==> job 9956 <==
==> flow/design.v (excerpt) <==
module IOTDF( clk, rst, in_en, iot_in, fn_sel, busy, valid, iot_out);
input          clk;
input          rst;
input          in_en;
input  [7:0]   iot_in;
input  [2:0]   fn_sel;
output         busy;
output         valid;
output [127:0] iot_out;
localparam DES_ENCRYPT = 3'b001;
localparam DES_DECRYPT = 3'b010;
localparam CRC_GEN     = 3'b011;
localparam SORT        = 3'b100;
localparam IDLE    = 2'd0;
localparam LOAD    = 2'd1;
(* fsm_encoding = "auto" *) reg [1:0]   current_state, next_state;
reg [3:0]   load_cnt, load_cnt_next;
reg         load_sel, load_sel_next;
reg [127:0] data_buf0, data_buf0_next;
reg [127:0] data_buf1, data_buf1_next;
reg [1:0]   buffer_full, buffer_full_next;
reg         compute_sel, compute_sel_next;
reg         compute_active, compute_active_next;
reg         busy_reg, busy_reg_next;
reg [127:0] result_reg, result_reg_next;
reg         valid_reg, valid_reg_next;
  ...
make LEC_CHECK=0 CAP_MARGIN=20 CORE_MARGIN=2 CORE_UTILIZATION=72 CTS_CLUSTER_DIAMETER=376 CTS_CLUSTER_SIZE=25 MAX_ROUTING_LAYER=met4 PLACE_DENSITY_LB_ADDON=0.02 SETUP_SLACK_MARGIN=-0.39 SLEW_MARGIN=20 finish   # period 3.93 ns
run.sh (not shown) runs the stock make flow with config.mk's settings and CLKGATE_MAP_FILE=.
==> job 461 (differences from job 9956) <==
CORE_UTILIZATION = 66   (was 72)
CTS_CLUSTER_DIAMETER = not set   (was 376)
CTS_CLUSTER_SIZE = not set   (was 25)
PLACE_DENSITY_LB_ADDON = not set   (was 0.02)
SETUP_SLACK_MARGIN = not set   (was -0.39)
==> flow/constraint.sdc (replaced) <==
create_clock -name core_clock -period 2.94 [get_ports {clk}]
set_input_delay 0.5880 -clock core_clock [delete_from_list [all_inputs] [get_ports {clk}]]
set_output_delay 0.5880 -clock core_clock [all_outputs]
set_load 0.01 [all_outputs]
==> summary of the runs <==
Job 9956 went through all stages and came out clean. Job 461 completed without violations. Count of clock-buffer cells in the layout: job 461 is higher than job 9956 (71). In job 9956 the maximum frequency is smaller than in job 461, by about 16%. Against job 461, the clock power of job 9956 is smaller by about 60%. In job 461 the via count is larger than in job 9956, by 3.4%. Combinational power: job 9956 is smaller than job 461 (33%). Of job 9956 and job 461, job 9956 has the higher register-to-register slack (gap 0.46 ns).
==> figures <==
| metric | job 461 | job 9956 |
|---|---|---|
| Number of buffers and inverters on the critical path | 1 | 3 |
| Run status | finished clean | finished clean |
| Worst hold slack after final layout | 0.195 ns | 0.433 ns |
| Met2 routed WL | 77,800 um | 72,400 um |
| Slowest Stage Delay on Critical Path | 0.50 ns | 0.69 ns |
| Total half-perimeter wirelength after legalization and detailed placement | 134,000 um | 127,000 um |
| Routed met1 length | 68,100 um | 63,300 um |
| Cell-internal power | 26.5 mW | 15.4 mW |
| Launch point of the critical path | des_inst.current_subkey_reg[25] | des_inst.current_subkey_reg[46] |
| Clock distribution power | 13.0 mW | 4.93 mW |
| Worst path required time | 3.47 ns | 4.40 ns |
| Clock edge transition at the registers on the reported setup and hold paths | 0.06 ns | 0.11 ns |
| Overall chip area | 77,000 sq um | 70,700 sq um |
| Cells after DPL | 6,736 | 6,366 |

========
==> v22 <==
IOTDF again, from the RTL that the note above started with.
clock: 5.51 ns
lec_check: 0
abc_area: 0
cap_margin: 25
cell_pad_in_sites_detail_placement: 1
core_margin: 2
core_utilization: 25
cts_cluster_diameter: 389
gpl_routability_driven: 1
max_routing_layer: met5
min_routing_layer: met1
place_density_lb_addon: 0.09
slew_margin: 20
tns_end_percent: 15
==> inputs of v38, as changes to v22 <==
ABC_AREA = 1   (was 0)
CAP_MARGIN = 20   (was 25)
CELL_PAD_IN_SITES_DETAIL_PLACEMENT = not set   (was 1)
CORE_MARGIN = 4   (was 2)
CORE_UTILIZATION = 58   (was 25)
CTS_CLUSTER_DIAMETER = not set   (was 389)
PLACE_DENSITY_LB_ADDON = not set   (was 0.09)
SETUP_SLACK_MARGIN = 0.08   (was not set)
TNS_END_PERCENT = 20   (was 15)
==> flow/constraint.sdc (replaced) <==
create_clock -name core_clock -period 2.6 [get_ports {clk}]
set_input_delay 0.5200 -clock core_clock [delete_from_list [all_inputs] [get_ports {clk}]]
set_output_delay 0.5200 -clock core_clock [all_outputs]
set_load 0.01 [all_outputs]
==> inputs of v16, as changes to v22 <==
CAP_MARGIN = 35   (was 25)
CELL_PAD_IN_SITES_DETAIL_PLACEMENT = not set   (was 1)
CORE_MARGIN = 4   (was 2)
CTS_CLUSTER_DIAMETER = not set   (was 389)
GPL_ROUTABILITY_DRIVEN = 0   (was 1)
PLACE_DENSITY_LB_ADDON = 0.26   (was 0.09)
SETUP_SLACK_MARGIN = 0.08   (was not set)
TNS_END_PERCENT = 20   (was 15)
==> flow/constraint.sdc (replaced) <==
create_clock -name core_clock -period 3.71 [get_ports {clk}]
set_input_delay 0.7420 -clock core_clock [delete_from_list [all_inputs] [get_ports {clk}]]
set_output_delay 0.7420 -clock core_clock [all_outputs]
set_load 0.01 [all_outputs]
==> inputs of v20, as changes to v22 <==
CAP_MARGIN = 20   (was 25)
CELL_PAD_IN_SITES_DETAIL_PLACEMENT = not set   (was 1)
CORE_UTILIZATION = 67   (was 25)
CTS_CLUSTER_DIAMETER = not set   (was 389)
PLACE_DENSITY_LB_ADDON = 0.21   (was 0.09)
SETUP_SLACK_MARGIN = 0.08   (was not set)
TNS_END_PERCENT = 20   (was 15)
==> flow/constraint.sdc (replaced) <==
create_clock -name core_clock -period 3.43 [get_ports {clk}]
set_input_delay 0.6860 -clock core_clock [delete_from_list [all_inputs] [get_ports {clk}]]
set_output_delay 0.6860 -clock core_clock [all_outputs]
set_load 0.01 [all_outputs]
==> out/metrics.csv <==
metric;value;unit
postSynthSeqShare;0.427;
warnings;102;
n_tap_cell;1155;
numCtsBuffers;94;
slowest_stage;dfrtp_1;
ys_chip_area;50900;sq um
grtUsageMet1;0.569;
fin_cells;8440;
grtUsageTotal;0.440;
clkbuf_count;139;
top_logic_kind;simple AND/OR/NAND/NOR gates;
crit_end;des_inst.r_reg[16];
status;no timing/DRC/antenna violations;
mi_logic_area;25700;sq um
n_antenna_cell;10;
chipHeight;304;microns
ff2ff_setup_slack;0.10;ns
r2r_start;des_inst.r_reg[21];
dpl.cell_count;8262;
[end of results for v38]
==> out/metrics.csv <==
metric;value;unit
status;no timing/DRC/antenna violations;
grtUsageMet1;0.317;
postSynthSeqShare;0.440;
crit_end;des_inst.r_reg[27];
warnings;107;
met1_length;109000;microns
top_logic_kind;AND-OR/OR-AND gates;
chipHeight;449;microns
dpl.cell_count;8096;
numCtsBuffers;110;
grtUsageTotal;0.222;
r2r_start;des_inst.current_subkey_reg[2];
ys_chip_area;49400;sq um
ff2ff_setup_slack;1.77;ns
n_tap_cell;2640;
fin_cells;8317;
slowest_stage;xor2_1;
n_antenna_cell;7;
synth_top_area_share;0.438;
[end of results for v22]
==> out/metrics.csv <==
metric;value;unit
status;no timing/DRC/antenna violations;
postSynthSeqShare;0.440;
grtUsageTotal;0.472;
ys_chip_area;49400;sq um
chipHeight;276;microns
top_logic_kind;AND-OR/OR-AND gates;
warnings;104;
clkbuf_count;122;
fin_cells;6697;
slowest_stage;dfrtp_1;
[end of results for v20]
==> out/metrics.csv <==
metric;value;unit
r2r_start;des_inst.current_subkey_reg[7];
postSynthSeqShare;0.440;
slowest_stage;o311ai_0;
chipHeight;453;microns
status;no timing/DRC/antenna violations;
n_antenna_cell;8;
grtUsageMet1;0.280;
n_tap_cell;2624;
ys_chip_area;49400;sq um
ff2ff_setup_slack;0.45;ns
clkbuf_count;149;
[end of results for v16]
No activity file was given, so power comes from the tool's default toggle rates.
